**run.sh**
```bash
#!/bin/bash
# the make line also repeats each setting of config.mk as NAME=value (left out here)
make -C /OpenROAD-flow-scripts/flow DESIGN_CONFIG=/design/flow/config.mk WORK_HOME=/design/flow/orfs CLKGATE_MAP_FILE= finish
```
**config.mk**
```make
export PLATFORM = sky130hd
export DESIGN_NAME = alu_top
export DESIGN_NICKNAME = alu_top
export VERILOG_FILES = /design/flow/design.v
export SDC_FILE = /design/flow/constraint.sdc
export NUM_CORES = 4
export LEC_CHECK = 0
export ABC_AREA = 0
export CAP_MARGIN = 40
export CORE_MARGIN = 2
export CORE_UTILIZATION = 58
export HOLD_SLACK_MARGIN = 0.23
export MIN_ROUTING_LAYER = met1
export SETUP_SLACK_MARGIN = -0.06
export SLEW_MARGIN = 20
```
**constraint.sdc**
```tcl
create_clock -name core_clock -period 5.61 [get_ports {clk}]
set_input_delay 1.1220 -clock core_clock [delete_from_list [all_inputs] [get_ports {clk}]]
set_output_delay 1.1220 -clock core_clock [all_outputs]
set_load 0.01 [all_outputs]
```
**design.v**
```verilog
`timescale 1ns / 1ps
module alu_top (
    input  logic        clk,
    input  logic [31:0] op1,
    input  logic [31:0] op2,
    input  logic [3:0]  alu_ctrl,
    output logic [31:0] alu_result,
    output logic        zero
    );
logic [31:0] op1_q;
logic [31:0] op2_q;
logic [3:0]  alu_ctrl_q;
logic [31:0] result_d;
logic        zero_d;
always_ff @(posedge clk)
begin
    op1_q      <= op1;
    op2_q      <= op2;
    alu_ctrl_q <= alu_ctrl;
    alu_result <= result_d;
    zero       <= zero_d;
end
alu computation (
    .op1(op1_q),
    .op2(op2_q),
    .alu_ctrl(alu_ctrl_q),
    .alu_result(result_d),
    .zero(zero_d)
    );
endmodule

`timescale 1ns / 1ps
module alu (
    input logic [31:0] op1,
    input logic [31:0] op2,
    input logic [3:0] alu_ctrl,
    output logic [31:0] alu_result,
    output logic zero
    );
logic [31:0]add_result;
logic [31:0]sub_result;
logic [31:0]and_result;
logic [31:0]or_result;
logic [31:0]xor_result;
logic [31:0]sll_result;
logic [31:0]srl_result;
logic [31:0]sra_result;
logic [31:0]slt_result;
logic [31:0]sltu_result;
assign add_result = op1 + op2 ;
assign sub_result = op1 - op2 ;
assign or_result  = op1 | op2 ; 
assign and_result = op1 & op2 ;
assign xor_result  = op1 ^ op2 ;
assign sll_result  = op1 << op2 ;
assign srl_result  = op1 >> op2 ;
assign sra_result  = $signed(op1) >>> op2 ;
assign slt_result  = ($signed(op1) < $signed(op2)) ? 1 : 0 ;
assign sltu_result  = (op1 < op2) ? 1 : 0 ;
always@(*)
begin
    case(alu_ctrl)
       4'b0000: alu_result = add_result ;
       4'b1000: alu_result = sub_result ;
       4'b0001: alu_result = sll_result ;
       4'b0010: alu_result = slt_result ;
       4'b0011: alu_result = sltu_result ;
       4'b0100: alu_result = xor_result ;
       4'b0101: alu_result = srl_result ;
       4'b1101: alu_result = sra_result ;
       4'b0110: alu_result = or_result ;
       4'b0111: alu_result = and_result ;
       default: alu_result = 32'b0 ;
    endcase
end
assign zero = (alu_result == 0)? 1 : 0 ;    
endmodule
```
==> Changelog: implementation, run 1 <==
## Flow update

* Status: timing/DRC/antenna clean
* Area delta synth->final at 16.1%
* Syn nets at 1,799
* CTS Root Cell: clkbuf_16
* Hold Path Origin: op2_q[5]
* Pins Over Slew Limit at 0
* Slew @ Worst Pin at about 1.1 ns
* Vias in the first global route at 13,674
* Max-Cap Viols at 0
* Cell internal pwr at 1.55 mW
* Final hold vios at 0
* P_comb at 1.18 mW
* Slowest stage delay, CP at approximately 0.56 ns
* Min-Delay Path Depth at 4
* Power in the clock group at between 0.6 and 0.7 mW
* LEAKAGE at around 5.8 nW
* CP Capture Point: zero
* Type of the worst setup path: flop to flop
* Critical path peak fanout at 31
* Post-synth area from yosys stat at 12,300 um^2
* Clk latency late pin at approximately 0.37 ns
* DIE AREA at 22,400 um^2
* HP Class: flop to flop
* Critical path's top delay family: simple AND/OR/NAND/NOR gates
* Reg-to-Reg End: zero
* Syn Inst Count at 1,631
* Simple-Gate Area Share at 0.195
* Cell area leaders: dfxtp_1 16%, ha_1 9.9%, mux4_2 7.7%
* Fin util at 0.684
* Synthesized registers at 101
* Slowest CP cell: dfxtp_4
* R2R depth at 13
* CTS buffer count at 9
* Post-synth seq share at 0.164
* Remaining DRCs at 0
* I/O pins at 102
* Reg2reg start: op2_q[2]
* Gr ovfl total at 0
* Vias at 15,459
* Critical path buffers and inverters at 1
* Commonest cells post-synth: 157 x nor2_1, 133 x a21oi_1, 124 x nand2_1, 101 x dfxtp_1, 97 x ha_1
* Placed Cells at 1,980
* Post-CTS Setup Bufs at 0
* Initial antenna violation count at 4
* Site row count at 53
* Cell taking the most area after synthesis: dfxtp_1
* Final ANT Viol Nets at 0
* CP Launch Type: flop
* Sequential share of power at 0.315
* Worst EP arrival at 5.81 ns
* Clk slew on worst S/H paths at 0.09 ns
* Routed vias/inst at about 7.7
* Synthesized area per cell at 7.54 um^2
* Largest power group: combinational cells
* Drt initial violations at about 2,700
* Final nets at ~1,900
* Switch Pwr at 1.13 mW
* Number of cells on the critical path at 13
* DR WL/cell at 30.3 um
* Maximum vdd drop at 162 uV
* Critical path origin: op2_q[2]
* Setup tns final at 0 ns
* H-tree level count at 3
* Yosys adder share at 0.102
* Power Total at ~2.7 mW
* Final WL at 60.7 mm
* Sw Ratio at 0.421
* Global-route wire length before repair at 87.2 mm
* Logic pwr share at 0.439
* P_seq at 0.846 mW
* Clk sink count at just over 100
* TritonCTS clock tree: done
* Gp weighted congestion at 1.21
* Xor/xnor share at 0.0150
* Drt pass-1 iters at 15
* Complex Gates by Area at 0.304
* PwrDens at 188 nW/um^2
* Largest net degree at the start of global routing at around 60
* R2R setup slack at approximately 0.10 ns
* Pre-Place Util at 0.589
* Final HPWL DP at 46.4 mm
* GR Util All Layers at 0.528
* Area share of the largest cell type after synthesis at 0.164
* Clock power share at 0.246
* Worst setup EP type: flop
* Hold_buf cts at 0
* Hold path endpoint: alu_result[27]
* Max clock buf depth at 2
* I/O Buffers at a little over 100
* Clk_skew at 0.0190 ns
* Hold slack at 0.967 ns
* Number of flops mapped to enable cells by yosys at 0
* # setup viols final at 0
* Die height at 150 um
* Tool Warnings at 93
* Synth unique cells at 87
* Post-cts repair resize count at 0
* Core Box Area at 20,900 um^2
* Dominant flop cell: dfxtp_1
* Crit path DRT at 5.91 ns
* Crit share post-route at 0.982
* Count of non-filler cells in the finished layout at ~2,000
* Cell area after synthesis at 12,300 um^2
* MUX share of area at 0.144
* Logic family by area: AND-OR/OR-AND gates
* YS warnings at 2
* Crit path time final at 5.51 ns
* Max_slew headroom at 0.281
* Yosys Instances at ~1,600
* Fmax achieved at 182 MHz
* Crit path cell chain: buf_4, mux4_2, mux2_2, a221oi_2, nor3_1, or4_1, a211o_1, or4_1, or3_1, or4_1, or4_1, or4b_1, nor3_2
* Chip width at 150 um
* Top-count cell post-synth: nor2_1
* Asr flop ratio synth at 0
* Most frequent CP cell: or4_1
==> final cells by class <==
cell class	instances	area, um^2
diodes	5	12.5
multi-input cells	1297	9360
flip-flops and latches	101	2030
repair buffers	211	1870
clock inverters	6	63.8
clock buffers	10	229
inverters	98	368
fillers	1817	6610
well taps	275	344
==> stage by stage <==
step	cell area, um^2	worst slack, ns
after CTS	14300	0.204
after global placement	13900	0.384
after floorplan	12300	0.202
after detailed placement	14000	0.233
final	14300	0.101
after global routing	14300	-0.0276
==> per-layer routing <==
metal	vias to the layer above	track usage	routed length [um]
li1	6319	-	-
met4	4	0.322	5620
met2	1588	0.744	23600
met3	532	0.247	10400
met5	-	0.0205	98
met1	7016	0.647	21000
==> inputs of run 2 (changes only) <==
Settings changed: ABC_AREA 0 to 1, CAP_MARGIN 40 to 20, CELL_PAD_IN_SITES_DETAIL_PLACEMENT set to 1, CELL_PAD_IN_SITES_GLOBAL_PLACEMENT set to 3, CORE_ASPECT_RATIO set to 0.9, CORE_MARGIN 2 to 9, CORE_UTILIZATION 58 to 40, CTS_CLUSTER_DIAMETER set to 243, GPL_TIMING_DRIVEN set to 0, HOLD_SLACK_MARGIN 0.23 to unset, MAX_ROUTING_LAYER set to met5, SETUP_SLACK_MARGIN -0.06 to 1.51, SLEW_MARGIN 20 to 15, TNS_END_PERCENT set to 80.
Clock period 5.61 ns to 9.1 ns, I/O delays scaled along.
==> Changelog: implementation, run 2 <==
### Changed

* Die height at 185 um (+24%)
* Synthesized area per cell at 5.57 um^2 (-26%)
* Syn Inst Count at 2,237 (+37%)
* DIE AREA at 37,800 um^2 (+69%)
* First Err: [ERROR GPL-0301] Utilization 107.448 % exceeds 100%.
* Synth unique cells at 53 (-39%)
* Synthesized registers at 101 (unchanged)
* Complex Gates by Area at 0.160 (-0.144)
* Asr flop ratio synth at 0 (unchanged)
* Area share of the largest cell type after synthesis at 0.216 (+0.0519)
* YS warnings at 2 (unchanged)
* Cell area leaders: nand2_1 22%, dfxtp_1 16%, nand3_1 16%
* Site row count at 60 (+13%)
* MUX share of area at 0 (-0.144)
* Cell area after synthesis at 12,500 um^2 (+1.3%)
* Chip width at 204 um (+36%)
* Yosys adder share at 0.101 (-0.00131)
* Pre-Place Util at 0.412 (-0.177)
* Number of flops mapped to enable cells by yosys at 0 (unchanged)
* Logic family by area: simple AND/OR/NAND/NOR gates
* Core Box Area at 30,300 um^2 (+45%)
* Cell taking the most area after synthesis: nand2_1
* Top-count cell post-synth: nand2_1
* Fail Step: global placement without I/O
* Dominant flop cell: dfxtp_1
* Post-synth seq share at 0.162 (-0.00211)
* Post-synth area from yosys stat at 12,500 um^2 (+1.3%)
* Syn nets at 2,405 (+34%)
* Status: did not finish
* Simple-Gate Area Share at 0.472 (+0.277)
* Xor/xnor share at 0.00422 (-0.0107)
* Commonest cells post-synth: 718 x nand2_1, 388 x nand3_1, 190 x nor2_1, 186 x inv_1, 126 x a21oi_1
* Yosys Instances at 2,237 (+37%)
==> inputs of run 3 (changes only) <==
Settings changed: ABC_AREA 1 to unset, CELL_PAD_IN_SITES_DETAIL_PLACEMENT 1 to unset, CELL_PAD_IN_SITES_GLOBAL_PLACEMENT 3 to unset, CORE_ASPECT_RATIO 0.9 to unset, CORE_MARGIN 9 to 2, CORE_UTILIZATION 40 to 71, CTS_CLUSTER_DIAMETER 243 to unset, GPL_TIMING_DRIVEN 0 to unset, MAX_ROUTING_LAYER met5 to unset, MIN_ROUTING_LAYER met1 to unset, PLACE_DENSITY set to 0.6, SETUP_SLACK_MARGIN 1.51 to 0.19, SLEW_MARGIN 15 to 20, TNS_END_PERCENT 80 to unset.
Clock period 9.1 ns to 1.75 ns, I/O delays scaled along.
==> Changelog: implementation, run 3 <==
### Changed

* Syn nets at 1,799 (-25%)
* I/O Buffers at between 100 and 150
* DIE AREA at 18,400 um^2 (-51%)
* Synthesized area per cell at 7.54 um^2 (+35%)
* Chip width at 136 um (-34%)
* Cell area after synthesis at 12,300 um^2 (-1.3%)
* Post-synth seq share at 0.164 (+0.00211)
* Yosys Instances at 1,631 (-27%)
* Syn Inst Count at 1,631 (-27%)
* Area share of the largest cell type after synthesis at 0.164 (-0.0519)
* Pre-Place Util at 0.719 (+0.307)
* Core Box Area at 17,100 um^2 (-43%)
* Dominant flop cell: dfxtp_1
* First Err: [ERROR DPL-0038] Utilization greater than 100%, impossible to legalize
* Status: did not finish
* Cell area leaders: dfxtp_1 16%, ha_1 9.9%, mux4_2 7.7%
* Synth unique cells at 87 (+64%)
* Number of flops mapped to enable cells by yosys at 0 (unchanged)
* I/O pins at 102
* Asr flop ratio synth at 0 (unchanged)
* Synthesized registers at 101 (unchanged)
* Gp weighted congestion at ~1.5
* Complex Gates by Area at 0.304 (+0.144)
* Xor/xnor share at 0.0150 (+0.0107)
* Site row count at 48 (-20%)
* Fail Step: detailed placement
* Post-synth area from yosys stat at 12,300 um^2 (-1.3%)
* Commonest cells post-synth: 157 x nor2_1, 133 x a21oi_1, 124 x nand2_1, 101 x dfxtp_1, 97 x ha_1
* Top-count cell post-synth: nor2_1
* MUX share of area at 0.144 (+0.144)
* Logic family by area: AND-OR/OR-AND gates
* Simple-Gate Area Share at 0.195 (-0.277)
* YS warnings at 2 (unchanged)
* Die height at 136 um (-27%)
* Cell taking the most area after synthesis: dfxtp_1
* Yosys adder share at 0.102 (+0.00131)
## run 3: per-stage QoR
step / hold slack, ns / total power, mW / TNS, ns / std cells / worst slack [ns]
floorplan: 0.378 / 5.03 / -33.00 / 1631 / -2.82
global placement: 0.789 / 7.33 / -46.88 / 2439 / -2.91
==> inputs of run 4 (changes only) <==
Settings changed: CORE_UTILIZATION 71 to 58, HOLD_SLACK_MARGIN set to -0.08, SETUP_SLACK_MARGIN 0.19 to unset, TNS_END_PERCENT set to 5.
Clock period 1.75 ns to 4.24 ns, I/O delays scaled along.
==> Changelog: implementation, run 4 <==
## Flow update

* Tool Warnings at approximately 96
* Gr ovfl total at 0
* TritonCTS clock tree: done
* Min-Delay Path Depth at 1
* Type of the worst setup path: flop to flop
* Number of cells on the critical path at 15
* Top-count cell post-synth: nor2_1
* Clock power share at 0.223
* Finished Cell Area at 17,200 um^2
* Failed Checks: setup timing
* Yosys adder share at 0.102 (unchanged)
* Sw Ratio at 0.398
* Fill count at 1,363
* Die height at 150 um (+10%)
* Critical path's top delay family: simple AND/OR/NAND/NOR gates
* Remaining DRCs at 0
* R2R setup slack at -0.59 ns
* Clk latency late pin at 0.37 ns
* Worst EP arrival at 5.13 ns
* MUX share of area at 0.144 (unchanged)
* CTS buffer count at 9
* Hold path endpoint: op1_q[8]
* Vias at 17,051
* Commonest cells post-synth: 157 x nor2_1, 133 x a21oi_1, 124 x nand2_1, 101 x dfxtp_1, 97 x ha_1
* GR Util All Layers at 0.574
* Switch Pwr at 1.59 mW
* Final nets at 2,226
* CP Launch Type: flop
* Max_slew headroom at 0.155
* Critical path buffers and inverters at 3
* R2R depth at 15
* Number of flops mapped to enable cells by yosys at 0 (unchanged)
* I/O pins at 102 (unchanged)
* YS warnings at 2 (unchanged)
* Gp weighted congestion at 1.26 (-14%)
* H-tree level count at 3
* Critical path peak fanout at 18
* CTS Root Cell: clkbuf_16
* Power in the clock group at roughly 0.89 mW
* Syn Inst Count at 1,631 (unchanged)
* Clk slew on worst S/H paths at 0.08 ns
* Hold Path Origin: op1[8]
* Hold_buf cts at 0
* Xor/xnor share at 0.0150 (unchanged)
* Most frequent CP cell: or4_4
* Logic pwr share at 0.509
* Cell internal pwr at 2.41 mW
* Drt pass-1 iters at 15
* Complex Gates by Area at 0.304 (unchanged)
* Post-synth seq share at 0.164 (unchanged)
* Initial antenna violation count at 3
* Dominant flop cell: dfxtp_1
* Power Total at 4.00 mW
* Reg-to-Reg End: zero
* Combinational gate area at 9660 um^2
* Largest power group: combinational cells
* Sequential share of power at 0.269
* Area share of the largest cell type after synthesis at 0.164 (unchanged)
* Asr flop ratio synth at 0 (unchanged)
* Synth unique cells at 87 (unchanged)
* HP Class: primary input to flop
* Final ANT Viol Nets at 0
* I/O Buffers at 101 (unchanged)
* Routed vias/inst at between 7 and 8
* P_seq at 1.08 mW
* Synthesized area per cell at 7.54 um^2 (unchanged)
* Synthesized registers at 101 (unchanged)
* # setup viols final at 2
* Clk sink count at 101
* Syn nets at 1,799 (unchanged)
* Slew @ Worst Pin at 1.26 ns
* Yosys Instances at 1,631 (unchanged)
* Area delta synth->final at 40.1%
* Pre-Place Util at 0.589 (-0.130)
* Chip width at 150 um (+10%)
* DR WL/cell at 27.9 um
* LEAKAGE at 7.48 nW
* Cell area leaders: dfxtp_1 16%, ha_1 9.9%, mux4_2 7.7%
* Max-Cap Viols at 0
* Post-synth area from yosys stat at 12,300 um^2 (unchanged)
* CP Capture Point: zero
* Register area at 2040 um^2
* PwrDens at 232 nW/um^2
* Logic family by area: AND-OR/OR-AND gates
* Crit path cell chain: buf_6, buf_12, mux4_2, mux2i_1, buf_4, nor2_1, o21bai_1, a211oi_1, o211ai_1, or4_4, or3_4, or4_4, or4_4, or4b_4, nor3_2
* Cell area after synthesis at 12,300 um^2 (unchanged)
* Vias in the first global route at between 15,000 and 20,000
* Crit path DRT at 4.53 ns
* Simple-Gate Area Share at 0.195 (unchanged)
* Reg2reg start: op2_q[1]
* Global-route wire length before repair at ~96 mm
* Hold slack at 0.905 ns
* P_comb at between 2 and 2.5 mW
* Maximum vdd drop at between 200 and 250 uV
* Final HPWL DP at 49.8 mm
* Slowest stage delay, CP at 0.55 ns
* Drt initial violations at 3,436
* Critical path origin: op2_q[1]
* Final WL at roughly 65 mm
* Slowest CP cell: mux4_2
* Crit share post-route at 1.14
* Clk_skew at 0.0152 ns
* Core Box Area at 20,900 um^2 (+22%)
* Site row count at 53 (+10%)
* Final hold vios at 0
* Pins Over Slew Limit at 0
* Status: complete, but fails checks
* DIE AREA at 22,400 um^2 (+22%)
* Placed cell area at between 15,000 and 20,000 um^2
* Cell taking the most area after synthesis: dfxtp_1
* Unrepaired setup endpoints after global routing: true
* Setup ws final at -0.594 ns
* Fmax achieved at just over 200 MHz
* Crit path time final at 4.83 ns
* Worst setup EP type: flop
* Largest net degree at the start of global routing at 41
* Fin util at 0.825
* Max clock buf depth at 2
## run 4: timing repair
item | in CTS | in global routing
setup endpoints to repair | 2 | 2
cloned | 1 | 0
gates resized | 31 | 26
pin swaps | 3 | 6
setup buffers | 5 | 3
## run 4: metal layers
layer  global-route usage  up-vias  wire length (um)
met3                0.305      650             10800
met2                0.815     1761             26000
met1                0.621     7659             21100
li1                     -     6971                 -
met5               0.0841        -               133
met4                0.474       10              7310
## run 4: stage by stage
step                      instances  setup TNS [ns]  worst slack [ns]
final                          2343          -0.632            -0.594
after global routing           2338          -0.554            -0.554
after CTS                      2334          -0.467            -0.467
after detailed placement       2312          -0.635            -0.635
after global placement         2312          -0.585            -0.585
after floorplan                1631          -0.338            -0.338
## run 4: layout make-up
class / count / area share
Clock inverter: 5 / 0.00348
Inverter: 98 / 0.0216
Timing Repair Buffer: 551 / 0.262
Sequential cell: 101 / 0.118
Clock buffer: 11 / 0.0141
Antenna cell: 5 / 0.000726
Tap cell: 275 / 0.0200
Multi-Input combinational cell: 1297 / 0.560
==> inputs of run 5 (changes only) <==
Settings changed: ABC_AREA set to 0, CAP_MARGIN 20 to 40, CORE_MARGIN 2 to 3, CORE_UTILIZATION 58 to 66, CTS_CLUSTER_SIZE set to 62, HOLD_SLACK_MARGIN -0.08 to unset, MAX_ROUTING_LAYER set to met4, MIN_ROUTING_LAYER set to met1, PLACE_DENSITY 0.6 to unset, SETUP_SLACK_MARGIN set to -0.06.
Clock period 4.24 ns to 8.87 ns, I/O delays scaled along.
==> Changelog: implementation, run 5 <==
## Flow update

* Status: timing/DRC/antenna clean
* Yosys adder share at 0.102 (unchanged)
* Slowest stage delay, CP at 0.81 ns (+0.26 ns)
* Routed vias/inst at 8.05 (+11%)
* I/O pins at 102 (unchanged)
* Number of cells on the critical path at 15 (unchanged)
* Post-CTS Setup Bufs at 0 (-5)
* Switch Pwr at 0.674 mW (-58%)
* Logic pwr share at 0.428 (-0.081)
* Top-count cell post-synth: nor2_1
* R2R depth at 15 (unchanged)
* Hold path endpoint: alu_result[17]
* Critical path's top delay family: simple AND/OR/NAND/NOR gates
* Largest net degree at the start of global routing at 78 (+90%)
* CP Launch Type: flop
* Final hold vios at 0 (unchanged)
* TritonCTS clock tree: done
* Setup tns final at 0 ns (+0.632 ns)
* P_seq at 0.540 mW (-50%)
* Crit path cell chain: buf_4, inv_2, ha_1, nor2_1, o221ai_1, a211oi_1, nor3_1, xnor2_1, o22ai_1, nand4b_1, or4b_2, or4_1, or4_1, or4b_1, nor3_2
* Vias in the first global route at 13,940 (-14%)
* Number of antenna diodes at 0 (-5)
* Yosys Instances at 1,631 (unchanged)
* Hold slack at 0.906 ns (+0.00147 ns)
* Hold_buf cts at 0 (unchanged)
* Tool Warnings at 93 (-3.1%)
* P_comb at 0.706 mW (-65%)
* Synth unique cells at 87 (unchanged)
* Logic family by area: AND-OR/OR-AND gates
* Slew @ Worst Pin at 1.00 ns (-0.253 ns)
* Sw Ratio at 0.409 (+0.0113)
* Crit path time final at 6.39 ns (+1.56 ns)
* Min-Delay Path Depth at 3 (+2)
* Worst setup EP type: flop
* Power in the clock group at 0.403 mW (-55%)
* GR Util All Layers at 0.546 (-0.0279)
* CTS buffer count at 9 (unchanged)
* Vias at 15,123 (-11%)
* Drt initial violations at 3,276 (-4.7%)
* Site row count at 49 (-7.5%)
* Complex Gates by Area at 0.304 (unchanged)
* Place WS at 2.68 ns (+3.32 ns)
* MUX share of area at 0.144 (unchanged)
* Final nets at 1,813 (-19%)
* Clk slew on worst S/H paths at 0.08 ns (about the same)
* Hold Path Origin: alu_ctrl_q[3]
* Asr flop ratio synth at 0 (unchanged)
* Largest power group: combinational cells
* Type of the worst setup path: flop to flop
* CTS Root Cell: clkbuf_16
* Final WL at 55.8 mm (-15%)
* Crit share post-route at 0.721 (-0.419)
* Critical path origin: op2_q[2]
* PwrDens at 121 nW/um^2 (-48%)
* Fmax achieved at 156 MHz (-24%)
* Clk sink count at 101 (unchanged)
* LEAKAGE at 5.41 nW (-28%)
* Cell internal pwr at 0.974 mW (-60%)
* Clock power share at 0.244 (+0.021)
* Max clock buf depth at 2 (unchanged)
* Die height at 143 um (-4.8%)
* Syn nets at 1,799 (unchanged)
* Synthesized registers at 101 (unchanged)
* # setup viols final at 0 (-2)
* H-tree level count at 3 (unchanged)
* Max_slew headroom at 0.322 (+0.167)
* DR WL/cell at 29.7 um (+6.5%)
* Core Box Area at 18,100 um^2 (-13%)
* Simple-Gate Area Share at 0.195 (unchanged)
* Fin util at 0.753 (-0.0723)
* Number of flops mapped to enable cells by yosys at 0 (unchanged)
* Area share of the largest cell type after synthesis at 0.164 (unchanged)
* Gr ovfl total at 0 (unchanged)
* DIE AREA at 20,300 um^2 (-9.3%)
* Clk latency late pin at 0.37 ns (about the same)
* Dominant flop cell: dfxtp_1
* Post-cts repair resize count at 0 (-100%)
* Post-synth seq share at 0.164 (unchanged)
* Worst EP arrival at 6.69 ns (+1.56 ns)
* Syn Inst Count at 1,631 (unchanged)
* YS warnings at 2 (unchanged)
* Post-synth area from yosys stat at 12,300 um^2 (unchanged)
* Xor/xnor share at 0.0150 (unchanged)
* Reg2reg start: op2_q[2]
* Cell area leaders: dfxtp_1 16%, ha_1 9.9%, mux4_2 7.7%
* Most frequent CP cell: or4_1
* I/O Buffers at 101 (unchanged)
* Register area at 2040 um^2 (about the same)
* R2R setup slack at 2.48 ns (+3.07 ns)
* Unrepaired setup endpoints after global routing: false
* Maximum vdd drop at 112 uV (-48%)
* Pre-Place Util at 0.678 (+0.0889)
* Gp weighted congestion at 1.28 (+1.1%)
* Chip width at 143 um (-4.8%)
* Cell area after synthesis at 12,300 um^2 (unchanged)
* Pins Over Slew Limit at 0 (unchanged)
* Fill count at 1,397 (+2.5%)
* Final HPWL DP at 40.3 mm (-19%)
* Cell taking the most area after synthesis: dfxtp_1
* CP Capture Point: zero
* Clk_skew at 0.0101 ns (-0.00503 ns)
* Critical path peak fanout at 57 (+39)
* Initial antenna violation count at 0 (-3)
* Combinational gate area at 9360 um^2 (-3.0%)
* Remaining DRCs at 0 (unchanged)
* Sequential share of power at 0.328 (+0.059)
* Crit path DRT at 9.17 ns (+4.64 ns)
* Slowest CP cell: dfxtp_4
* Final ANT Viol Nets at 0 (unchanged)
* Drt pass-1 iters at 15 (unchanged)
* Max-Cap Viols at 0 (unchanged)
* Setup ws final at 2.48 ns (+3.07 ns)
* Critical path buffers and inverters at 2 (-1)
* Commonest cells post-synth: 157 x nor2_1, 133 x a21oi_1, 124 x nand2_1, 101 x dfxtp_1, 97 x ha_1
* Synthesized area per cell at 7.54 um^2 (unchanged)
* HP Class: flop to flop
* Reg-to-Reg End: zero
* Global-route wire length before repair at 82.8 mm (-14%)
* Area delta synth->final at 11.1%
## run 5: layout make-up
cell class	instances	area share
Clock buffer	11	0.0185
Clock inverter	5	0.00302
Inverter	98	0.0269
Multi-Input combinational cell	1297	0.685
Sequential cell	101	0.149
Tap cell	229	0.0210
Timing Repair Buffer	138	0.0960
## run 5: through the flow
stage | std cells | power, mW | instance area, um^2
floorplan | 1631 | 0.961 | 12300
global placement | 1853 | 1.18 | 13300
detailed placement | 1854 | 1.20 | 13300
CTS | 1870 | 1.59 | 13600
global route | 1879 | 1.69 | 13700
finish | 1879 | 1.65 | 13700
## run 5: per-layer routing
metal | track usage | vias up | routed length, um
met5 | - | - | 0
met4 | 0.356 | 0 | 5660
met1 | 0.636 | 6740 | 18500
li1 | - | 6152 | -
met3 | 0.242 | 550 | 9780
met2 | 0.756 | 1681 | 21900
==> inputs of run 6 (changes only) <==
Settings changed: ABC_AREA 0 to unset, CAP_MARGIN 40 to 20, CORE_ASPECT_RATIO set to 0.5, CORE_MARGIN 3 to 2, CORE_UTILIZATION 66 to 61, CTS_CLUSTER_DIAMETER set to 261, CTS_CLUSTER_SIZE 62 to 98, MAX_ROUTING_LAYER met4 to unset, MIN_ROUTING_LAYER met1 to unset, PLACE_DENSITY set to 0.6, SETUP_SLACK_MARGIN -0.06 to unset, TNS_END_PERCENT 5 to 50.
Clock period 8.87 ns to 7.0 ns, I/O delays scaled along.
==> Changelog: implementation, run 6 <==
## Flow update

* R2R depth at 13 (-2)
* Max-Cap Viols at 0 (unchanged)
* Cell area leaders: dfxtp_1 16%, ha_1 9.9%, mux4_2 7.7%
* YS warnings at 2 (unchanged)
* Cell taking the most area after synthesis: dfxtp_1
* GR Util All Layers at 0.535 (-0.0105)
* Core Box Area at 19,600 um^2 (+8.0%)
* Complex Gates by Area at 0.304 (unchanged)
* Syn Inst Count at 1,631 (unchanged)
* Setup tns final at 0 ns (unchanged)
* P_seq at 0.705 mW (+31%)
* Critical path buffers and inverters at 1 (-1)
* Gp weighted congestion at 1.24 (-3.0%)
* Unrepaired setup endpoints after global routing: false
* Worst EP arrival at 6.39 ns (-0.30 ns)
* Area delta synth->final at 11.7%
* Drt pass-1 iters at 14 (-1)
* Site row count at 36 (-27%)
* Switch Pwr at 0.905 mW (+34%)
* MUX share of area at 0.144 (unchanged)
* Remaining DRCs at 0 (unchanged)
* Chip width at 205 um (+44%)
* CP Capture Point: zero
* Slew @ Worst Pin at 1.30 ns (+0.299 ns)
* Placed Cells at 1,905 (+2.8%)
* Yosys Instances at 1,631 (unchanged)
* Reg-to-Reg End: zero
* Critical path origin: op2_q[1]
* Clk latency late pin at 0.39 ns (+0.02 ns)
* Crit path time final at 6.07 ns (-0.322 ns)
* Logic family by area: AND-OR/OR-AND gates
* Power in the clock group at 0.546 mW (+35%)
* P_comb at 0.908 mW (+29%)
* Maximum vdd drop at 215 uV (+92%)
* CP Launch Type: flop
* Slowest CP cell: nor3_1
* I/O Buffers at 101 (unchanged)
* PwrDens at 157 nW/um^2 (+30%)
* Place WS at 1.19 ns (-1.49 ns)
* Critical path's top delay family: simple AND/OR/NAND/NOR gates
* Drt initial violations at 3,896 (+19%)
* Hold_buf cts at 0 (unchanged)
* Die height at 104 um (-27%)
* Crit share post-route at 0.867 (+0.146)
* TritonCTS clock tree: done
* Vias in the first global route at 13,716 (-1.6%)
* Placed cell area at 13,400 um^2 (+1.2%)
* Yosys adder share at 0.102 (unchanged)
* Worst setup EP type: flop
* Cell area after synthesis at 12,300 um^2 (unchanged)
* Gr ovfl total at 0 (unchanged)
* LEAKAGE at 5.43 nW (+0.32%)
* Sequential share of power at 0.327 (about the same)
* # setup viols final at 0 (unchanged)
* Commonest cells post-synth: 157 x nor2_1, 133 x a21oi_1, 124 x nand2_1, 101 x dfxtp_1, 97 x ha_1
* Cell internal pwr at 1.25 mW (+29%)
* Area share of the largest cell type after synthesis at 0.164 (unchanged)
* Vias at 15,365 (+1.6%)
* Simple-Gate Area Share at 0.195 (unchanged)
* Logic pwr share at 0.420 (-0.008)
* Crit path cell chain: buf_4, nand2b_1, nor2_1, nor3_1, a2111oi_0, or4_1, a211o_1, or4_1, or3_1, or4_1, or4_1, or4b_1, nor3_2
* Fin util at 0.701 (-0.0513)
* Hold slack at 0.995 ns (+0.0885 ns)
* Post-synth area from yosys stat at 12,300 um^2 (unchanged)
* Reg2reg start: op2_q[1]
* Power Total at 2.16 mW (+31%)
* CTS Root Cell: clkbuf_16
* Most frequent CP cell: or4_1
* Critical path peak fanout at 62 (+8.8%)
* Final nets at 1,818 (+0.28%)
* Syn nets at 1,799 (unchanged)
* Synth unique cells at 87 (unchanged)
* Pre-Place Util at 0.628 (-0.0500)
* Synthesized area per cell at 7.54 um^2 (unchanged)
* Clock power share at 0.253 (+0.009)
* Top-count cell post-synth: nor2_1
* Dominant flop cell: dfxtp_1
* CTS buffer count at 9 (unchanged)
* DIE AREA at 21,400 um^2 (+5.3%)
* Post-synth seq share at 0.164 (unchanged)
* Max_slew headroom at 0.131 (-0.191)
* Final hold vios at 0 (unchanged)
* Type of the worst setup path: flop to flop
* Largest net degree at the start of global routing at 76 (-2.6%)
* Min-Delay Path Depth at 1 (-2)
* Fmax achieved at 165 MHz (+5.3%)
* Clk slew on worst S/H paths at 0.08 ns (about the same)
* Clk_skew at 0.0193 ns (+0.00911 ns)
* Pins Over Slew Limit at 0 (unchanged)
* Synthesized registers at 101 (unchanged)
* Hold Path Origin: op2_q[3]
* Setup ws final at 0.931 ns (-1.55 ns)
* Status: timing/DRC/antenna clean
* Finished Cell Area at 13,700 um^2 (+0.61%)
* Global-route wire length before repair at 85.8 mm (+3.6%)
* Max clock buf depth at 2 (unchanged)
* Fill count at 1,599 (+14%)
* Post-CTS Setup Bufs at 0 (unchanged)
* Number of cells on the critical path at 13 (-2)
* I/O pins at 102 (unchanged)
* Final ANT Viol Nets at 0 (unchanged)
* Number of flops mapped to enable cells by yosys at 0 (unchanged)
* Final HPWL DP at 44.4 mm (+10%)
* DR WL/cell at 30.8 um (+3.7%)
* Crit path DRT at 7.32 ns (-1.85 ns)
* Final WL at 59.3 mm (+6.2%)
* Sw Ratio at 0.419 (+0.0103)
* Largest power group: combinational cells
* Slowest stage delay, CP at 0.79 ns (-0.02 ns)
* Tool Warnings at 93 (unchanged)
* Xor/xnor share at 0.0150 (unchanged)
* Hold path endpoint: alu_result[21]
* Routed vias/inst at 7.99 (-0.72%)
* H-tree level count at 3 (unchanged)
* Clk sink count at 101 (unchanged)
* Post-cts repair resize count at 0 (unchanged)
* Count of non-filler cells in the finished layout at 1,923 (+2.3%)
* Asr flop ratio synth at 0 (unchanged)
* Initial antenna violation count at 1 (+1)
* HP Class: flop to flop
* R2R setup slack at 0.93 ns (-1.55 ns)
-- run 6: layer usage --
| metal | wire [um] | share of wire | global-route usage |
|---|---|---|---|
| met2 | 21800 | 0.37 | 0.711 |
| met1 | 21200 | 0.36 | 0.690 |
| met4 | 3820 | 0.064 | 0.216 |
| met5 | 170 | 0.0029 | 0.0619 |
| met3 | 12300 | 0.21 | 0.314 |
-- run 6: layout make-up --
| type | instances | area (um^2) | share of cell area |
|---|---|---|---|
| Tap cell | 266 | 333 | 0.0242 |
| Multi-Input combinational cell | 1297 | 9360 | 0.681 |
| Sequential cell | 101 | 2030 | 0.148 |
| Clock inverter | 7 | 81.3 | 0.00592 |
| Clock buffer | 9 | 225 | 0.0164 |
| Antenna cell | 2 | 5.00 | 0.000364 |
| Inverter | 98 | 368 | 0.0268 |
| Timing Repair Buffer | 143 | 1340 | 0.0974 |
==> inputs of run 7 (changes only) <==
Settings changed: ABC_AREA set to 0, CAP_MARGIN 20 to 40, CORE_ASPECT_RATIO 0.5 to unset, CORE_UTILIZATION 61 to 58, CTS_CLUSTER_DIAMETER 261 to unset, CTS_CLUSTER_SIZE 98 to unset, HOLD_SLACK_MARGIN set to 0.23, MIN_ROUTING_LAYER set to met1, PLACE_DENSITY 0.6 to unset, SETUP_SLACK_MARGIN set to -0.06, TNS_END_PERCENT 50 to unset.
Clock period 7.0 ns to 6.03 ns, I/O delays scaled along.
==> Changelog: implementation, run 7 <==
## Flow update

* Chip width at 150 um (-27%)
* Post-synth area from yosys stat at 12,300 um^2 (unchanged)
* Top-count cell post-synth: nor2_1
* H-tree level count at 3 (unchanged)
* Yosys adder share at 0.102 (unchanged)
* R2R setup slack at 0.41 ns (-0.53 ns)
* Hold Path Origin: op2_q[5]
* Cell area after synthesis at 12,300 um^2 (unchanged)
* # setup viols final at 0 (unchanged)
* Synthesized registers at 101 (unchanged)
* Asr flop ratio synth at 0 (unchanged)
* Tool Warnings at 93 (unchanged)
* Clk_skew at 0.0121 ns (-0.00711 ns)
* P_comb at 1.06 mW (+20%)
* Cell taking the most area after synthesis: dfxtp_1
* Final WL at 58.3 mm (-1.7%)
* LEAKAGE at 5.55 nW (+2.1%)
* Clk sink count at 101 (unchanged)
* Syn nets at 1,799 (unchanged)
* Logic family by area: AND-OR/OR-AND gates
* Max clock buf depth at 2 (unchanged)
* DIE AREA at 22,400 um^2 (+4.7%)
* Largest power group: combinational cells
* Critical path's top delay family: simple AND/OR/NAND/NOR gates
* Pre-Place Util at 0.589 (-0.0389)
* Final hold vios at 0 (unchanged)
* MUX share of area at 0.144 (unchanged)
* Slowest CP cell: dfxtp_4
* Min-Delay Path Depth at 4 (+3)
* Setup tns final at 0 ns (unchanged)
* Reg-to-Reg End: zero
* Critical path peak fanout at 38 (-39%)
* Xor/xnor share at 0.0150 (unchanged)
* Number of cells on the critical path at 14 (+1)
* Die height at 150 um (+43%)
* CP Launch Type: flop
* YS warnings at 2 (unchanged)
* P_seq at 0.798 mW (+13%)
* Core Box Area at 20,900 um^2 (+6.6%)
* Gr ovfl total at 0 (unchanged)
* Status: timing/DRC/antenna clean
* Hold path endpoint: alu_result[27]
* Number of flops mapped to enable cells by yosys at 0 (unchanged)
* Vias at 15,088 (-1.8%)
* Crit path cell chain: inv_2, ha_1, a211oi_1, o21ai_0, nand3_1, o311ai_0, a311oi_1, or4b_4, or4_1, or3_1, or4_1, or4_1, or4b_1, nor3_2
* Crit share post-route at 0.933 (+0.0658)
* CP Capture Point: zero
* Critical path origin: op2_q[1]
* Fmax achieved at 178 MHz (+7.9%)
* Initial antenna violation count at 2 (+1)
* Hold_buf cts at 0 (unchanged)
* Fill count at 1,874 (+17%)
* GR Util All Layers at 0.511 (-0.0246)
* PwrDens at 177 nW/um^2 (+12%)
* Worst setup EP type: flop
* R2R depth at 14 (+1)
* Slowest stage delay, CP at 0.73 ns (-0.06 ns)
* Largest net degree at the start of global routing at 59 (-22%)
* Max_slew headroom at 0.299 (+0.168)
* Area delta synth->final at 13.3%
* Pins Over Slew Limit at 0 (unchanged)
* Gp weighted congestion at 1.22 (-1.2%)
* I/O Buffers at 101 (unchanged)
* HP Class: flop to flop
* Critical path buffers and inverters at 1 (unchanged)
* I/O pins at 102 (unchanged)
* Vias in the first global route at 13,736 (+0.15%)
* Final HPWL DP at 44.3 mm (-0.34%)
* Routed vias/inst at 7.71 (-3.5%)
* Yosys Instances at 1,631 (unchanged)
* Commonest cells post-synth: 157 x nor2_1, 133 x a21oi_1, 124 x nand2_1, 101 x dfxtp_1, 97 x ha_1
* Clk latency late pin at 0.37 ns (-0.02 ns)
* Final ANT Viol Nets at 0 (unchanged)
* Final nets at 1,844 (+1.4%)
* Synth unique cells at 87 (unchanged)
* Logic pwr share at 0.429 (+0.009)
* Remaining DRCs at 0 (unchanged)
* Post-cts repair resize count at 0 (unchanged)
* Type of the worst setup path: flop to flop
* Max-Cap Viols at 0 (unchanged)
* Number of antenna diodes at 0 (-2)
* Slew @ Worst Pin at 1.04 ns (-0.263 ns)
* Worst EP arrival at 5.92 ns (-0.47 ns)
* Unrepaired setup endpoints after global routing: false
* Global-route wire length before repair at 85.4 mm (-0.43%)
* Reg2reg start: op2_q[1]
* Dominant flop cell: dfxtp_1
* Area share of the largest cell type after synthesis at 0.164 (unchanged)
* Cell internal pwr at 1.44 mW (+14%)
* Drt initial violations at 3,091 (-21%)
* TritonCTS clock tree: done
* DR WL/cell at 29.8 um (-3.4%)
* Post-CTS Setup Bufs at 0 (unchanged)
* CTS buffer count at 9 (unchanged)
* Drt pass-1 iters at 8 (-6)
* Crit path time final at 5.62 ns (-0.444 ns)
* Power in the clock group at 0.608 mW (+11%)
* Site row count at 53 (+47%)
* Synthesized area per cell at 7.54 um^2 (unchanged)
* Sequential share of power at 0.324 (-0.003)
* Switch Pwr at 1.03 mW (+13%)
* Most frequent CP cell: or4_1
* Clk slew on worst S/H paths at 0.08 ns (about the same)
* Post-synth seq share at 0.164 (unchanged)
* Maximum vdd drop at 133 uV (-38%)
* Simple-Gate Area Share at 0.195 (unchanged)
* Fin util at 0.667 (-0.0343)
* Cell area leaders: dfxtp_1 16%, ha_1 9.9%, mux4_2 7.7%
* Clock power share at 0.247 (-0.006)
* Complex Gates by Area at 0.304 (unchanged)
* CTS Root Cell: clkbuf_16
* Syn Inst Count at 1,631 (unchanged)
* Sw Ratio at 0.417 (-0.00221)
* Crit path DRT at 6.33 ns (-0.99 ns)
## run 7: cell type report
cell class / instances / area, um^2 / area share
inverters: 98 / 368 / 0.0264
repair buffers: 169 / 1540 / 0.110
clock buffers: 10 / 239 / 0.0171
well taps: 275 / 344 / 0.0247
multi-input cells: 1297 / 9360 / 0.672
flip-flops and latches: 101 / 2030 / 0.146
clock inverters: 6 / 55.1 / 0.00395
## run 7: per-layer routing
metal	part of all wire	vias to the layer above	routed length, um	global-route usage
li1	-	6211	-	-
met4	0.086	6	5010	0.308
met3	0.17	466	10100	0.215
met5	0.0015	-	85	0.0205
met2	0.40	1539	23100	0.733
met1	0.34	6866	20000	0.632
## run 7: stage by stage
step / worst slack [ns] / area [um^2] / power (mW) / hold slack (ns) / cells
detailed placement: 0.569 / 13600 / 1.79 / 0.856 / 1937
finish: 0.405 / 13900 / 2.46 / 0.909 / 1956
global placement: 0.626 / 13600 / 1.77 / 0.847 / 1935
global route: 0.122 / 13900 / 2.52 / 0.953 / 1956
CTS: 0.546 / 13900 / 2.39 / 0.873 / 1953
floorplan: 0.622 / 12300 / 1.41 / 0.675 / 1631
==> inputs of run 8 (changes only) <==
Settings changed: CAP_MARGIN 40 to 35, CORE_ASPECT_RATIO set to 1.47, CORE_UTILIZATION 58 to 61, HOLD_SLACK_MARGIN 0.23 to 0.2, PLACE_DENSITY set to 0.6, SETUP_SLACK_MARGIN -0.06 to unset.
Clock period 6.03 ns to 7.0 ns, I/O delays scaled along.
==> Changelog: implementation, run 8 <==
## Flow update

* Gp weighted congestion at 1.27 (+4.1%)
* Critical path peak fanout at 22 (-42%)
* Number of flops mapped to enable cells by yosys at 0 (unchanged)
* Critical path's top delay family: simple AND/OR/NAND/NOR gates
* Initial antenna violation count at 5 (+3)
* Logic pwr share at 0.425 (-0.004)
* Synth unique cells at 87 (unchanged)
* Cell area leaders: dfxtp_1 16%, ha_1 9.9%, mux4_2 7.7%
* Pre-Place Util at 0.617 (+0.0279)
* Worst setup EP type: flop
* Synthesized registers at 101 (unchanged)
* CTS Root Cell: clkbuf_16
* Setup tns final at 0 ns (unchanged)
* Syn Inst Count at 1,631 (unchanged)
* Area delta synth->final at 12.0%
* Crit path DRT at 7.32 ns (+0.99 ns)
* Final nets at 1,824 (-1.1%)
* Max_slew headroom at 0.119 (-0.181)
* DIE AREA at 21,300 um^2 (-4.7%)
* Status: timing/DRC/antenna clean
* Placed Cells at 1,901 (-1.9%)
* Power in the clock group at 0.551 mW (-9.4%)
* Min-Delay Path Depth at 3 (-1)
* Post-CTS Setup Bufs at 0 (unchanged)
* Number of cells on the critical path at 14 (unchanged)
* Drt initial violations at 3,078 (-0.42%)
* R2R setup slack at 0.99 ns (+0.58 ns)
* Hold Path Origin: op2_q[3]
* Die height at 176 um (+18%)
* Crit path cell chain: buf_4, clkinv_1, ha_1, o211ai_1, o21ai_0, o311ai_0, a311oi_1, or4b_4, or4_1, or3_1, or4_1, or4_1, or4b_1, nor3_2
* Final HPWL DP at 45.0 mm (+1.8%)
* DR WL/cell at 32.5 um (+9.2%)
* CP Launch Type: flop
* Fmax achieved at 166 MHz (-6.5%)
* I/O pins at 102 (unchanged)
* Final hold vios at 0 (unchanged)
* Hold path endpoint: alu_result[8]
* Chip width at 121 um (-19%)
* Site row count at 63 (+19%)
* Logic family by area: AND-OR/OR-AND gates
* MUX share of area at 0.144 (unchanged)
* Synthesized area per cell at 7.54 um^2 (unchanged)
* Xor/xnor share at 0.0150 (unchanged)
* I/O Buffers at 101 (unchanged)
* Clk slew on worst S/H paths at 0.09 ns (about the same)
* Complex Gates by Area at 0.304 (unchanged)
* Final ANT Viol Nets at 0 (unchanged)
* Clk latency late pin at 0.41 ns (+0.04 ns)
* Drt pass-1 iters at 12 (+4)
* Cell area after synthesis at 12,300 um^2 (unchanged)
* Hold slack at 0.921 ns (+0.0123 ns)
* Yosys adder share at 0.102 (unchanged)
* Final WL at 62.5 mm (+7.4%)
* Largest power group: combinational cells
* Yosys Instances at 1,631 (unchanged)
* Most frequent CP cell: or4_1
* LEAKAGE at 5.46 nW (-1.6%)
* Max clock buf depth at 2 (unchanged)
* Critical path buffers and inverters at 2 (+1)
* Post-synth area from yosys stat at 12,300 um^2 (unchanged)
* TritonCTS clock tree: done
* Tool Warnings at 93 (unchanged)
* HP Class: flop to flop
* Crit path time final at 6.01 ns (+0.388 ns)
* Routed vias/inst at 8.07 (+4.7%)
* Clk_skew at 0.0210 ns (+0.00885 ns)
* R2R depth at 14 (unchanged)
* Count of non-filler cells in the finished layout at 1,924 (-1.6%)
* Switch Pwr at 0.936 mW (-8.8%)
* Vias at 15,535 (+3.0%)
* Pins Over Slew Limit at 0 (unchanged)
* Type of the worst setup path: flop to flop
* Worst EP arrival at 6.33 ns (+0.41 ns)
* Asr flop ratio synth at 0 (unchanged)
* # setup viols final at 0 (unchanged)
* H-tree level count at 3 (unchanged)
* Reg2reg start: op2_q[3]
* Clk sink count at 101 (unchanged)
* Top-count cell post-synth: nor2_1
* P_comb at 0.920 mW (-10%)
* YS warnings at 2 (unchanged)
* Global-route wire length before repair at 92.5 mm (+8.2%)
* GR Util All Layers at 0.589 (+0.0781)
* Maximum vdd drop at 134 uV (+0.89%)
* Crit share post-route at 0.859 (-0.0738)
* Simple-Gate Area Share at 0.195 (unchanged)
* Syn nets at 1,799 (unchanged)
* Sw Ratio at 0.432 (+0.0150)
* CP Capture Point: zero
* Dominant flop cell: dfxtp_1
* Largest net degree at the start of global routing at 57 (-3.4%)
* Clock power share at 0.254 (+0.007)
* Commonest cells post-synth: 157 x nor2_1, 133 x a21oi_1, 124 x nand2_1, 101 x dfxtp_1, 97 x ha_1
* Slew @ Worst Pin at 1.29 ns (+0.249 ns)
* Slowest CP cell: ha_1
* Hold_buf cts at 0 (unchanged)
* Critical path origin: op2_q[3]
* Gr ovfl total at 0 (unchanged)
* Slowest stage delay, CP at 0.65 ns (-0.08 ns)
* Core Box Area at 19,900 um^2 (-4.5%)
* Area share of the largest cell type after synthesis at 0.164 (unchanged)
* Remaining DRCs at 0 (unchanged)
* Max-Cap Viols at 0 (unchanged)
* CTS buffer count at 9 (unchanged)
* Unrepaired setup endpoints after global routing: false
* Post-synth seq share at 0.164 (unchanged)
* Post-cts repair resize count at 0 (unchanged)
* PwrDens at 157 nW/um^2 (-11%)
* Vias in the first global route at 14,431 (+5.1%)
* Cell taking the most area after synthesis: dfxtp_1
* Reg-to-Reg End: zero
* Sequential share of power at 0.321 (-0.003)
* Cell internal pwr at 1.23 mW (-14%)
* P_seq at 0.696 mW (-13%)
run 8: metrics by stage:
step                total power, mW  area (um^2)  worst slack [ns]   util
floorplan                      1.22        12300              1.59      -
global placement               1.53        13400              1.30  0.673
detailed placement             1.54        13400              1.26  0.673
CTS                            2.08        13700              1.22  0.689
global route                   2.21        13800             0.820  0.690
finish                         2.17        13800             0.987  0.691
run 8: routing by layer:
layer	track usage	part of all wire	vias up
met2	0.831	0.41	1644
met5	0.0313	0.00030	-
met4	0.544	0.13	2
li1	-	-	6192
met1	0.634	0.31	7020
met3	0.288	0.15	677
run 8: area by class of cell:
cell class	count	area [um^2]
Clock inverter	7	93.8
Sequential cell	101	2030
Multi-Input combinational cell	1297	9360
Clock buffer	9	225
Timing Repair Buffer	149	1360
Inverter	98	368
Tap cell	260	325
Antenna cell	3	7.51
Fill cell	1639	6170
==> inputs of run 9 (changes only) <==
Settings changed: CAP_MARGIN 35 to 40, CELL_PAD_IN_SITES_GLOBAL_PLACEMENT set to 1, CORE_ASPECT_RATIO 1.47 to 1.35, CORE_MARGIN 2 to 7, CORE_UTILIZATION 61 to 17, GPL_ROUTABILITY_DRIVEN set to 0, GPL_TIMING_DRIVEN set to 0, HOLD_SLACK_MARGIN 0.2 to 0.23, MIN_ROUTING_LAYER met1 to met2, PLACE_DENSITY 0.6 to 0.66, SETUP_SLACK_MARGIN set to 0.61.
Clock period 7.0 ns to 4.37 ns, I/O delays scaled along.
==> Changelog: implementation, run 9 <==
### Changed

* Asr flop ratio synth at 0 (unchanged)
* Yosys Instances at 1,631 (unchanged)
* Post-synth area from yosys stat at 12,300 um^2 (unchanged)
* Fail Step: global routing
* Max clock buf depth at 2 (unchanged)
* Gr ovfl total at 1
* Top-count cell post-synth: nor2_1
* GR Util All Layers at 0.346
* Clk sink count at 101 (unchanged)
* Post-synth seq share at 0.164 (unchanged)
* Cell taking the most area after synthesis: dfxtp_1
* Dominant flop cell: dfxtp_1
* I/O Buffers at 101 (unchanged)
* Site row count at 114 (+81%)
* YS warnings at 2 (unchanged)
* Syn nets at 1,799 (unchanged)
* Status: did not finish
* CTS Root Cell: clkbuf_16
* Hold_buf cts at 0 (unchanged)
* First Err: [ERROR GRT-0232] Routing congestion too high. Check the congestion heatmap in the GUI.
* Number of flops mapped to enable cells by yosys at 0 (unchanged)
* CTS buffer count at 9 (unchanged)
* Cell area after synthesis at 12,300 um^2 (unchanged)
* Synth unique cells at 87 (unchanged)
* Synthesized registers at 101 (unchanged)
* Simple-Gate Area Share at 0.195 (unchanged)
* Commonest cells post-synth: 157 x nor2_1, 133 x a21oi_1, 124 x nand2_1, 101 x dfxtp_1, 97 x ha_1
* Syn Inst Count at 1,631 (unchanged)
* Chip width at 246 um (+100%)
* Xor/xnor share at 0.0150 (unchanged)
* Cell area leaders: dfxtp_1 16%, ha_1 9.9%, mux4_2 7.7%
* Yosys adder share at 0.102 (unchanged)
* Synthesized area per cell at 7.54 um^2 (unchanged)
* DIE AREA at 80,200 um^2 (+280%)
* Pre-Place Util at 0.172 (-0.445)
* Final HPWL DP at 58.9 mm (+31%)
* Core Box Area at 71,600 um^2 (+260%)
* Area share of the largest cell type after synthesis at 0.164 (unchanged)
* Complex Gates by Area at 0.304 (unchanged)
* H-tree level count at 3 (unchanged)
* MUX share of area at 0.144 (unchanged)
* I/O pins at 102 (unchanged)
* Logic family by area: AND-OR/OR-AND gates
* Die height at 327 um (+85%)
## run 9: per-layer routing
layer	overflow	track usage
met5	0	0.241
met4	0	0.296
met3	0	0.372
met2	1	0.362
met1	-	-
## run 9: through the flow
step / cell area, um^2 / worst slack, ns / instances / total power, mW / TNS [ns]
2_1_floorplan: 12500 / -0.208 / 1631 / 1.97 / -0.208
3_3_place_gp: 14700 / -2.25 / 2660 / 2.62 / -9.28
3_5_place_dp: 14700 / -1.76 / 2666 / 2.62 / -7.55
4_1_cts: 16200 / -0.708 / 2727 / 3.62 / -0.708
## run 9: timing repair
item,CTS
setup buffers,45
setup endpoints to repair,26
pin swaps,30
gates resized,223
==> inputs of run 10 (changes only) <==
Settings changed: CELL_PAD_IN_SITES_GLOBAL_PLACEMENT 1 to unset, CORE_ASPECT_RATIO 1.35 to unset, CORE_MARGIN 7 to 2, CORE_UTILIZATION 17 to 43, CTS_CLUSTER_DIAMETER set to 261, CTS_CLUSTER_SIZE set to 100, GPL_ROUTABILITY_DRIVEN 0 to unset, GPL_TIMING_DRIVEN 0 to unset, MIN_ROUTING_LAYER met2 to met1, PLACE_DENSITY 0.66 to unset, PLACE_DENSITY_LB_ADDON set to 0.24, SETUP_SLACK_MARGIN 0.61 to -0.06, TNS_END_PERCENT set to 40.
Clock period 4.37 ns to 8.94 ns, I/O delays scaled along.
==> Changelog: implementation, run 10 <==
## Flow update

* Status: timing/DRC/antenna clean
* Asr flop ratio synth at 0 (unchanged)
* Cell taking the most area after synthesis: dfxtp_1
* Drt pass-1 iters at 8
* Remaining DRCs at 0
* Synthesized area per cell at 7.54 um^2 (unchanged)
* Xor/xnor share at 0.0150 (unchanged)
* Synthesized registers at 101 (unchanged)
* Max-Cap Viols at 0
* DIE AREA at 30,000 um^2 (-63%)
* Complex Gates by Area at 0.304 (unchanged)
* Syn Inst Count at 1,631 (unchanged)
* R2R setup slack at 2.73 ns
* Min-Delay Path Depth at 3
* Top-count cell post-synth: nor2_1
* Core Box Area at 28,000 um^2 (-61%)
* P_seq at 0.546 mW
* Critical path buffers and inverters at 2
* Max_slew headroom at 0.407
* R2R depth at 15
* Most frequent CP cell: or4_1
* Syn nets at 1,799 (unchanged)
* Slew @ Worst Pin at 0.888 ns
* CTS buffer count at 9 (unchanged)
* Number of flops mapped to enable cells by yosys at 0 (unchanged)
* Clk latency late pin at 0.38 ns
* Drt initial violations at 2,368
* Dominant flop cell: dfxtp_1
* MUX share of area at 0.144 (unchanged)
* Site row count at 61 (-46%)
* Cell internal pwr at around 1 mW
* DR WL/cell at 30.0 um
* I/O pins at 102 (unchanged)
* Number of antenna diodes at 0
* Sw Ratio at 0.411
* Logic pwr share at 0.408
* Area share of the largest cell type after synthesis at 0.164 (unchanged)
* LEAKAGE at 5.40 nW
* TritonCTS clock tree: done
* Reg2reg start: op2_q[4]
* Slowest CP cell: a211oi_1
* Switch Pwr at 0.694 mW
* Crit path DRT at 9.25 ns
* Final HPWL DP at 46.3 mm (-21%)
* Largest power group: combinational cells
* CP Capture Point: zero
* Critical path peak fanout at 35
* Initial antenna violation count at 1
* Global-route wire length before repair at 89.2 mm
* HP Class: flop to flop
* Final ANT Viol Nets at 0
* Power in the clock group at 0.455 mW
* P_comb at 0.689 mW
* H-tree level count at 3 (unchanged)
* Cell area after synthesis at 12,300 um^2 (unchanged)
* Pre-Place Util at 0.439 (+0.267)
* Die height at 173 um (-47%)
* Reg-to-Reg End: zero
* YS warnings at 2 (unchanged)
* Clk sink count at 101 (unchanged)
* Critical path origin: op2_q[4]
* Worst setup EP type: flop
* Routed vias/inst at 7.01
* Setup tns final at 0 ns
* Crit share post-route at 0.695
* Post-cts repair resize count at 0 (-100%)
* Chip width at 173 um (-29%)
* Simple-Gate Area Share at 0.195 (unchanged)
* Worst EP arrival at 6.52 ns
* Vias at between 10,000 and 15,000
* CP Launch Type: flop
* Gp weighted congestion at 1.10
* Maximum vdd drop at 95.6 uV
* Fill count at 2,830
* Clk slew on worst S/H paths at roughly 0.080 ns
* Sequential share of power at 0.323
* CTS Root Cell: clkbuf_16
* Crit path cell chain: buf_4, inv_1, ha_1, nor2_1, o221ai_1, a211oi_1, nor3_1, xnor2_1, o22ai_1, nand4b_1, or4b_2, or4_1, or4_1, or4b_1, nor3_2
* Yosys adder share at 0.102 (unchanged)
* Hold path endpoint: alu_result[17]
* Logic family by area: AND-OR/OR-AND gates
* Crit path time final at between 6 and 7 ns
* Place WS at 2.88 ns (+4.65 ns)
* Pins Over Slew Limit at 0
* Cell area leaders: dfxtp_1 16%, ha_1 9.9%, mux4_2 7.7%
* Number of cells on the critical path at 15
* Final nets at 1,810
* # setup viols final at 0
* PwrDens at between 100 and 150 nW/um^2
* Hold_buf cts at 0 (unchanged)
* I/O Buffers at 101 (unchanged)
* Area delta synth->final at 12.5%
* Post-synth seq share at 0.164 (unchanged)
* Clk_skew at approximately 0.013 ns
* Synth unique cells at 87 (unchanged)
* Type of the worst setup path: flop to flop
* Hold Path Origin: alu_ctrl_q[3]
* Post-synth area from yosys stat at 12,300 um^2 (unchanged)
* Vias in the first global route at 13,044
* Final hold vios at 0
* Gr ovfl total at 0
* Yosys Instances at 1,631 (unchanged)
* Final WL at between 60 and 70 mm
* Largest net degree at the start of global routing at around 75
* Clock power share at 0.269
* Setup ws final at 2.73 ns
* Commonest cells post-synth: 157 x nor2_1, 133 x a21oi_1, 124 x nand2_1, 101 x dfxtp_1, 97 x ha_1
* Fmax achieved at roughly 160 MHz
* Critical path's top delay family: simple AND/OR/NAND/NOR gates
* Slowest stage delay, CP at between 0.7 and 0.8 ns
* Max clock buf depth at 2 (unchanged)
* Unrepaired setup endpoints after global routing: false
* Tool Warnings at 91
* Post-CTS Setup Bufs at 0 (-100%)
* GR Util All Layers at 0.394
-- run 10: cell type report --
type / instances / area, um^2 / share of cell area
Tap cell: 378 / 473 / 0.0342
Clock buffer: 10 / 250 / 0.0181
Multi-Input combinational cell: 1297 / 9360 / 0.676
Inverter: 98 / 368 / 0.0266
Timing Repair Buffer: 135 / 1280 / 0.0927
Clock inverter: 6 / 75.1 / 0.00542
Sequential cell: 101 / 2030 / 0.147
-- run 10: stage by stage --
step           hold slack (ns)  std cells  instance area (um^2)  total power [mW]   util
2_1_floorplan            0.675       1631                 12300             0.954      -
3_3_place_gp             0.861       2003                 13500              1.21  0.480
3_5_place_dp             0.867       2007                 13500              1.21  0.482
4_1_cts                  0.893       2023                 13800              1.66  0.493
5_1_grt                  0.952       2025                 13800              1.75  0.494
6_report                 0.898       2025                 13800              1.69  0.494
-- run 10: layer usage --
metal / share of wire / track usage
met5: 0 / 0
met4: 0.051 / 0.170
met1: 0.41 / 0.535
met3: 0.12 / 0.110
met2: 0.42 / 0.581
==> inputs of run 11 (changes only) <==
Settings changed: CORE_UTILIZATION 43 to 23, CTS_CLUSTER_DIAMETER 261 to 267, GPL_ROUTABILITY_DRIVEN set to 0.
==> Changelog: implementation, run 11 <==
## Flow update

* I/O Buffers at 101 (unchanged)
* Largest net degree at the start of global routing at 62 (-17%)
* Remaining DRCs at 0 (unchanged)
* Crit path cell chain: clkinv_1, ha_1, inv_1, a2111oi_0, a211oi_1, nor3_1, xnor2_1, o22ai_1, nand4b_1, or4b_2, or4_1, or4_1, or4b_1, nor3_2
* Sw Ratio at 0.406 (-0.00533)
* CP Capture Point: zero
* Type of the worst setup path: flop to flop
* Critical path's top delay family: simple AND/OR/NAND/NOR gates
* Met3 routed WL at 6.86 mm (-5.4%)
* Die height at 235 um (+36%)
* Maximum vdd drop at 90.3 uV (-5.5%)
* Pins Over Slew Limit at 0 (unchanged)
* Hold_buf cts at 0 (unchanged)
* Clk sink count at 101 (unchanged)
* Cell internal pwr at 0.987 mW (-0.82%)
* Post-synth area from yosys stat at 12,300 um^2 (unchanged)
* Slowest stage delay, CP at 0.88 ns (+0.13 ns)
* Yosys adder share at 0.102 (unchanged)
* Max_slew headroom at 0.337 (-0.0707)
* Max-Cap Viols at 0 (unchanged)
* Slowest CP cell: dfxtp_1
* Site row count at 84 (+38%)
* TritonCTS clock tree: done
* CTS Root Cell: clkbuf_16
* Crit path DRT at 9.26 ns (about the same)
* I/O pins at 102 (unchanged)
* Sequential share of power at 0.335 (+0.012)
* YS warnings at 2 (unchanged)
* Min-Delay Path Depth at 4 (+1)
* Top-count cell post-synth: nor2_1
* # setup viols final at 0 (unchanged)
* Uppermost layer routed: met4
* Chip width at 235 um (+36%)
* Drt pass-1 iters at 6 (-2)
* R2R depth at 14 (-1)
* Largest power group: combinational cells
* CP Launch Type: flop
* WL met2 at 27.0 mm (+5.4%)
* DR WL/cell at 26.7 um (-11%)
* Reg-to-Reg End: zero
* Count of non-filler cells in the finished layout at 2,333 (+15%)
* CTS buffer count at 9 (unchanged)
* Cell taking the most area after synthesis: dfxtp_1
* Final hold vios at 0 (unchanged)
* Yosys Instances at 1,631 (unchanged)
* Max clock buf depth at 2 (unchanged)
* Gr ovfl total at 0 (unchanged)
* Tool Warnings at 91 (unchanged)
* Clock power share at 0.253 (-0.016)
* Status: timing/DRC/antenna clean
* Clk latency late pin at 0.41 ns (+0.03 ns)
* R2R setup slack at 2.49 ns (-0.24 ns)
* Syn Inst Count at 1,631 (unchanged)
* Synthesized area per cell at 7.54 um^2 (unchanged)
* MUX share of area at 0.144 (unchanged)
* Number of antenna diodes at 0 (unchanged)
* Power in the clock group at 0.420 mW (-7.7%)
* PwrDens at 117 nW/um^2 (-4.2%)
* Final ANT Viol Nets at 0 (unchanged)
* Post-CTS Setup Bufs at 0 (unchanged)
* Simple-Gate Area Share at 0.195 (unchanged)
* Placed Cells at 2,313 (+15%)
* Pre-Place Util at 0.233 (-0.206)
* P_seq at 0.556 mW (+2%)
* Routed vias/inst at 6.01 (-14%)
* Reg2reg start: op2_q[5]
* Slew @ Worst Pin at 0.995 ns (+0.107 ns)
* Critical path peak fanout at 17 (-51%)
* Vias in the first global route at 13,542 (+3.8%)
* Final HPWL DP at 47.6 mm (+2.8%)
* P_comb at 0.685 mW (-0.6%)
* DIE AREA at 55,300 um^2 (+85%)
* Drt initial violations at 2,031 (-14%)
* Logic pwr share at 0.412 (+0.004)
* Post-synth seq share at 0.164 (unchanged)
* Commonest cells post-synth: 157 x nor2_1, 133 x a21oi_1, 124 x nand2_1, 101 x dfxtp_1, 97 x ha_1
* Clk slew on worst S/H paths at 0.07 ns (about the same)
* Fill count at 5,812 (+110%)
* Xor/xnor share at 0.0150 (unchanged)
* Switch Pwr at 0.674 mW (-3.0%)
* HP Class: flop to flop
* GR Util All Layers at 0.219 (-0.174)
* Vias at 14,021 (-1.2%)
* Synth unique cells at 87 (unchanged)
* Area delta synth->final at 15.4%
* Global-route wire length before repair at 91.7 mm (+2.8%)
* Metal1 wirelength at 25.0 mm (+0.60%)
* Crit path time final at 6.45 ns (+0.235 ns)
* Worst setup EP type: flop
* Initial antenna violation count at 1 (unchanged)
* Place WS at 2.75 ns (-0.132 ns)
* Asr flop ratio synth at 0 (unchanged)
* Register area at 2040 um^2 (+0.12%)
* Fmax achieved at 155 MHz (-3.6%)
* Clk_skew at 0.0182 ns (+0.00551 ns)
* Syn nets at 1,799 (unchanged)
* Final WL at 62.2 mm (+2.4%)
* Unrepaired setup endpoints after global routing: false
* Combinational gate area at 9360 um^2 (unchanged)
* Post-cts repair resize count at 0 (unchanged)
* Logic family by area: AND-OR/OR-AND gates
* Setup tns final at 0 ns (unchanged)
* Hold Path Origin: op2_q[27]
* Critical path origin: op2_q[5]
* Synthesized registers at 101 (unchanged)
* Crit share post-route at 0.721 (+0.0263)
* Cell area leaders: dfxtp_1 16%, ha_1 9.9%, mux4_2 7.7%
* Number of flops mapped to enable cells by yosys at 0 (unchanged)
* LEAKAGE at 5.39 nW (-0.23%)
* Worst EP arrival at 6.77 ns (+0.25 ns)
* Dominant flop cell: dfxtp_1
* Final nets at 1,810 (unchanged)
* Most frequent CP cell: or4_1
* Core Box Area at 52,800 um^2 (+88%)
* Critical path buffers and inverters at 2 (unchanged)
* Hold path endpoint: alu_result[28]
* Setup ws final at 2.49 ns (-0.235 ns)
* Number of cells on the critical path at 14 (-1)
* H-tree level count at 3 (unchanged)
* Cell area after synthesis at 12,300 um^2 (unchanged)
* Area share of the largest cell type after synthesis at 0.164 (unchanged)
* Complex Gates by Area at 0.304 (unchanged)
[run 11: layout make-up]
type / instances / share of cell area
Clock buffer: 12 / 0.0181
Tap cell: 688 / 0.0606
Multi-Input combinational cell: 1297 / 0.659
Sequential cell: 101 / 0.143
Clock inverter: 2 / 0.00247
Timing Repair Buffer: 135 / 0.0902
Inverter: 98 / 0.0259
[run 11: through the flow]
| stage | utilization | hold WS, ns | cell area (um^2) | power [mW] |
|---|---|---|---|---|
| final | 0.269 | 0.944 | 14200 | 1.66 |
| after global placement | 0.262 | 0.951 | 13800 | 1.22 |
| after floorplan | - | 0.675 | 12300 | 0.954 |
| after global routing | 0.269 | 1.02 | 14200 | 1.74 |
| after CTS | 0.268 | 0.965 | 14100 | 1.65 |
| after detailed placement | 0.262 | 0.948 | 13800 | 1.22 |
[run 11: routing by layer]
metal | track usage | vias to the layer above
met4 | 0.105 | 0
met2 | 0.339 | 945
met3 | 0.0671 | 222
li1 | - | 6134
met5 | 0 | -
met1 | 0.278 | 6720
Power is estimated from default activity; no workload was simulated.
